// upsample_csc
module upsample_csc (
    input  logic        clk,
    input  logic        resetn,
    input  logic        start,
    output logic        done,
    input  logic [15:0] sram_read_data,
    output logic [15:0] sram_write_data,
    output logic [17:0] sram_address,
    output logic        sram_we_n
);
For scale: about 5300 cells after synthesis.
Settings: LEC_CHECK=0, CAP_MARGIN=20, CORE_MARGIN=2, CORE_UTILIZATION=44, PLACE_DENSITY=0.6, SLEW_MARGIN=20; clock period 10.7 ns.
run.sh (not shown) runs the stock make flow with config.mk's settings and CLKGATE_MAP_FILE=.
Change:
- CORE_UTILIZATION: 44 -> 57
- CTS_CLUSTER_SIZE: not set -> 99
- clock period: 10.7 -> 5.5 ns (I/O delays scaled with it)
Effect:
- The new run reached the layout checks and failed them: negative setup slack
- register-to-register slack degrades by 5.1 ns
- worst setup slack degrades by 5.1 ns
- final cell count rose by a little under a tenth
- final area rose by about a fifth
- synthesized cell count is unchanged
- sequential share of layout area fell by 2.7 points
- die area fell by about a fifth
- maximum frequency rose slightly
- clock skew rose by 0.019 ns
Change:
- CORE_UTILIZATION: 57 -> 32
- CTS_CLUSTER_SIZE: 99 -> not set
- clock period: 5.5 -> 12.7 ns (I/O delays scaled with it)
Now the flow passed the timing, DRC and antenna checks.
Final cell count came out lower by 3.0%.
First-iteration DRC count came out lower by 21%.
Cell area came out lower by 20%.
Sequential share of layout area came out higher by 3.3 points.
Routed wire length came out lower by 17%.
Worst setup slack gets better by 5.5 ns.
Synthesized cell count stays the same.


Starting RTL as in the previous note.
## upsample_csc
module upsample_csc (
    input  logic        clk,
    input  logic        resetn,
    input  logic        start,
    output logic        done,
    input  logic [15:0] sram_read_data,
    output logic [15:0] sram_write_data,
    output logic [17:0] sram_address,
    output logic        sram_we_n
);
logic [31:0] mult_1_in1, mult_1_in2;
logic [31:0] mult_2_in1, mult_2_in2;
logic [31:0] mult_3_in1, mult_3_in2;
logic [63:0] mult_1_res, mult_2_res, mult_3_res;
assign mult_1_res = mult_1_in1 * mult_1_in2;
assign mult_2_res = mult_2_in1 * mult_2_in2;
assign mult_3_res = mult_3_in1 * mult_3_in2;
M1 M1_unit (
    .CLOCK_50_I(clk),
    .resetn(resetn),
    .M1_start(start),
    .M1_done(done),
    .M1_SRAM_read_data(sram_read_data),
    .M1_SRAM_write_data(sram_write_data),
    .M1_SRAM_address(sram_address),
    .M1_SRAM_we_n(sram_we_n),
    .M1_mult_1_in1(mult_1_in1),
    .M1_mult_1_in2(mult_1_in2),
    .M1_mult_2_in1(mult_2_in1),
    .M1_mult_2_in2(mult_2_in2),
    .M1_mult_3_in1(mult_3_in1),
    .M1_mult_3_in2(mult_3_in2),
    .M1_mult_res_1(mult_1_res),
    .M1_mult_res_2(mult_2_res),
    .M1_mult_res_3(mult_3_res)
);
endmodule
clock: 9.06 ns
lec_check: 0
abc_area: 1
cap_margin: 5
cell_pad_in_sites_detail_placement: 0
cell_pad_in_sites_global_placement: 0
core_margin: 7
core_utilization: 72
cts_cluster_diameter: 55
min_routing_layer: met1
place_density_lb_addon: 0.2
setup_slack_margin: -0.68
slew_margin: 40
The starting point produced a layout that fails on negative setup slack.
Change:
- CORE_MARGIN: 7 -> 2
- CORE_UTILIZATION: 72 -> 71
- MAX_ROUTING_LAYER: not set -> met4
- PLACE_DENSITY: not set -> 0.64
- PLACE_DENSITY_LB_ADDON: 0.2 -> not set
- SETUP_SLACK_MARGIN: -0.68 -> 1.07
- clock period: 9.06 -> 10.6 ns (I/O delays scaled with it)
Effect: The changed run finished but failed the layout checks on negative setup slack; non-clock buffer count falls by 361; first-iteration DRC count falls by 19%; die size falls by 5.9%.
Change:
- CORE_UTILIZATION: 71 -> 72
- CTS_CLUSTER_DIAMETER: 55 -> 355
- CTS_CLUSTER_SIZE: not set -> 35
- HOLD_SLACK_MARGIN: not set -> -0.09
- MAX_ROUTING_LAYER: met4 -> not set
- SETUP_SLACK_MARGIN: 1.07 -> 0.48
- SLEW_MARGIN: 40 -> 0
- clock period: 10.6 -> 8.79 ns (I/O delays scaled with it)
Now the flow stopped in global routing.
Area after synthesis stays the same.
Synthesized cell count stays the same.
Die area shrinks slightly.
Change:
- ABC_AREA: 1 -> not set
- CAP_MARGIN: 5 -> 20
- CELL_PAD_IN_SITES_DETAIL_PLACEMENT: 0 -> not set
- CELL_PAD_IN_SITES_GLOBAL_PLACEMENT: 0 -> not set
- CTS_CLUSTER_DIAMETER: 355 -> not set
- CTS_CLUSTER_SIZE: 35 -> not set
- HOLD_SLACK_MARGIN: -0.09 -> not set
- MIN_ROUTING_LAYER: met1 -> not set
- SETUP_SLACK_MARGIN: 0.48 -> 1.54
- SLEW_MARGIN: 0 -> 20
- TNS_END_PERCENT: not set -> 10
- clock period: 8.79 -> 11.0 ns (I/O delays scaled with it)
The changed run finished with timing, DRC and antenna clean. Synthesized area goes down by 0.74%. Die area shrinks by 0.73%. Synthesized cell count came out lower by 12%.
